==> try-onyx: inputs <==
// Benes_8p
module Benes_8p (input wire [2:0] mp0, mp1, mp2, mp3, mp4, mp5, mp6, mp7,
    input clk,
    output reg [19:0] state
);
==> flow/config.mk <==
export PLATFORM = sky130hd
export DESIGN_NAME = Benes_8p
export DESIGN_NICKNAME = Benes_8p
export VERILOG_FILES = /design/flow/design.v
export SDC_FILE = /design/flow/constraint.sdc
export NUM_CORES = 4
export LEC_CHECK = 0
export ABC_AREA = 0
export CAP_MARGIN = 20
export CORE_MARGIN = 2
export CORE_UTILIZATION = 72
export CTS_CLUSTER_DIAMETER = 378
export CTS_CLUSTER_SIZE = 34
export MAX_ROUTING_LAYER = met4
export PLACE_DENSITY_LB_ADDON = 0.25
export SETUP_SLACK_MARGIN = 0.41
export SLEW_MARGIN = 20
==> flow/constraint.sdc <==
create_clock -name core_clock -period 1.37 [get_ports {clk}]
set_input_delay 0.2740 -clock core_clock [delete_from_list [all_inputs] [get_ports {clk}]]
set_output_delay 0.2740 -clock core_clock [all_outputs]
set_load 0.01 [all_outputs]
run.sh (not shown) runs the stock make flow with config.mk's settings and CLKGATE_MAP_FILE=.
==> inputs of try-zinc, as changes to try-onyx <==
ABC_AREA = 1   (was 0)
CORE_UTILIZATION = 71   (was 72)
CTS_CLUSTER_DIAMETER = 27   (was 378)
SETUP_SLACK_MARGIN = 0.48   (was 0.41)
==> flow/constraint.sdc (replaced) <==
create_clock -name core_clock -period 1.89 [get_ports {clk}]
set_input_delay 0.3780 -clock core_clock [delete_from_list [all_inputs] [get_ports {clk}]]
set_output_delay 0.3780 -clock core_clock [all_outputs]
set_load 0.01 [all_outputs]
==> notes <==
- try-zinc stopped in global routing (GRT-0116). try-onyx stopped in clock tree synthesis (DPL-0038).
- Between try-zinc and try-onyx, the lower die size is in try-zinc (gap 2.6%, measured against try-onyx).
- Between try-onyx and try-zinc, the lower synthesized cell count is in try-onyx (gap about 16%, measured against try-zinc).
- In try-onyx the synthesized area is higher than in try-zinc, by 4.2%.


==> harbor: inputs <==
Starting RTL as in the previous note.
Settings: LEC_CHECK=0, ABC_AREA=1, CAP_MARGIN=20, CORE_ASPECT_RATIO=0.5, CORE_MARGIN=2, CORE_UTILIZATION=72, CTS_CLUSTER_DIAMETER=392, CTS_CLUSTER_SIZE=96, PLACE_DENSITY=0.4, SETUP_SLACK_MARGIN=0.2, SLEW_MARGIN=20, TNS_END_PERCENT=10; clock period 0.681 ns.
==> tundra (differences from harbor) <==
==> flow/config.mk (replaced) <==
export PLATFORM = sky130hd
export DESIGN_NAME = Benes_8p
export DESIGN_NICKNAME = Benes_8p
export VERILOG_FILES = /design/flow/design.v
export SDC_FILE = /design/flow/constraint.sdc
export NUM_CORES = 4
export LEC_CHECK = 0
export CAP_MARGIN = 20
export CELL_PAD_IN_SITES_DETAIL_PLACEMENT = 1
export CORE_MARGIN = 2
export CORE_UTILIZATION = 46
export CTS_CLUSTER_DIAMETER = 50
export CTS_CLUSTER_SIZE = 15
export GPL_ROUTABILITY_DRIVEN = 1
export GPL_TIMING_DRIVEN = 1
export MAX_ROUTING_LAYER = met4
export PLACE_DENSITY_LB_ADDON = 0.23
export SLEW_MARGIN = 20
export TNS_END_PERCENT = 60
==> flow/constraint.sdc (replaced) <==
create_clock -name core_clock -period 3.41 [get_ports {clk}]
set_input_delay 0.6820 -clock core_clock [delete_from_list [all_inputs] [get_ports {clk}]]
set_output_delay 0.6820 -clock core_clock [all_outputs]
set_load 0.01 [all_outputs]
==> nickel (differences from harbor) <==
==> flow/config.mk (replaced) <==
export PLATFORM = sky130hd
export DESIGN_NAME = Benes_8p
export DESIGN_NICKNAME = Benes_8p
export VERILOG_FILES = /design/flow/design.v
export SDC_FILE = /design/flow/constraint.sdc
export NUM_CORES = 4
export LEC_CHECK = 0
export CAP_MARGIN = 20
export CORE_MARGIN = 2
export CORE_UTILIZATION = 40
export SETUP_SLACK_MARGIN = -0.13
export SLEW_MARGIN = 20
==> flow/constraint.sdc (replaced) <==
create_clock -name core_clock -period 2.33 [get_ports {clk}]
set_input_delay 0.4660 -clock core_clock [delete_from_list [all_inputs] [get_ports {clk}]]
set_output_delay 0.4660 -clock core_clock [all_outputs]
set_load 0.01 [all_outputs]
==> juniper (differences from harbor) <==
==> flow/config.mk (replaced) <==
export PLATFORM = sky130hd
export DESIGN_NAME = Benes_8p
export DESIGN_NICKNAME = Benes_8p
export VERILOG_FILES = /design/flow/design.v
export SDC_FILE = /design/flow/constraint.sdc
export NUM_CORES = 4
export LEC_CHECK = 0
export CAP_MARGIN = 20
export CORE_MARGIN = 2
export CORE_UTILIZATION = 66
export SETUP_SLACK_MARGIN = 0.51
export SLEW_MARGIN = 20
==> flow/constraint.sdc (replaced) <==
create_clock -name core_clock -period 1.84 [get_ports {clk}]
set_input_delay 0.3680 -clock core_clock [delete_from_list [all_inputs] [get_ports {clk}]]
set_output_delay 0.3680 -clock core_clock [all_outputs]
set_load 0.01 [all_outputs]
==> comparison table <==
item                                                                           nickel                          harbor                   tundra                     juniper
Status                                                        complete, no violations       aborted with a tool error  complete, no violations  complete, but fails checks
Stage where the flow stopped                                                        -  clock tree synthesis (4_1_cts)                        -                           -
Reasons for failing layout checks                                                   -                               -                        -        negative setup slack
Worst Hold Path Cells                                                               0                               -                        0                           2
Post-route cell area                                                      12600 sq um                               -              12500 sq um                 15100 sq um
End point of the worst hold path                                   MP_3[5][1]$_DFF_P_                               -       MP_5[0][0]$_DFF_P_          MP_1[7][0]$_DFF_P_
Inserted Clock Buffers                                                             27                               -                       27                          26
Post-cts hold buffer count                                                          0                               -                        0                           0
Detail-routed net length per standard cell                                    16.8 um                               -                  19.8 um                     27.3 um
Type of element launching the critical path                                  register                               -                 register                    register
P_sw                                                                          4000 uW                               -                  2850 uW                     6860 uW
MUX area fraction                                                               8.65%                              0%                    8.65%                       8.65%
Worst setup EP type                                                          register                               -                 register                    register
Number of ordinary and repair buffers in the finished layout                       58                               -                       43                         214
Post-synthesis cell type count                                                     73                              48                       73                          73
Vias in the first global route                                                   7863                               -                     8914                        9596
Critical path capture point                                           CI_4[1]$_DFF_P_                               -            CO[0]$_DFF_P_               CO[2]$_DFF_P_
Violation count after the first detailed-route iteration                          631                               -                      626                        1446
Global-route wire length before repair                                       40900 um                               -                 46700 um                    50200 um
Worst-path fanout max                                                              17                               -                        5                           3
Sequential Power                                                              6380 uW                               -                  4450 uW                     8350 uW
Detail Placement HPWL                                                        18300 um                        27800 um                 20400 um                    19700 um
Inverter count                                                                     50                               -                       50                          50
Power is estimated from default activity; no workload was simulated.
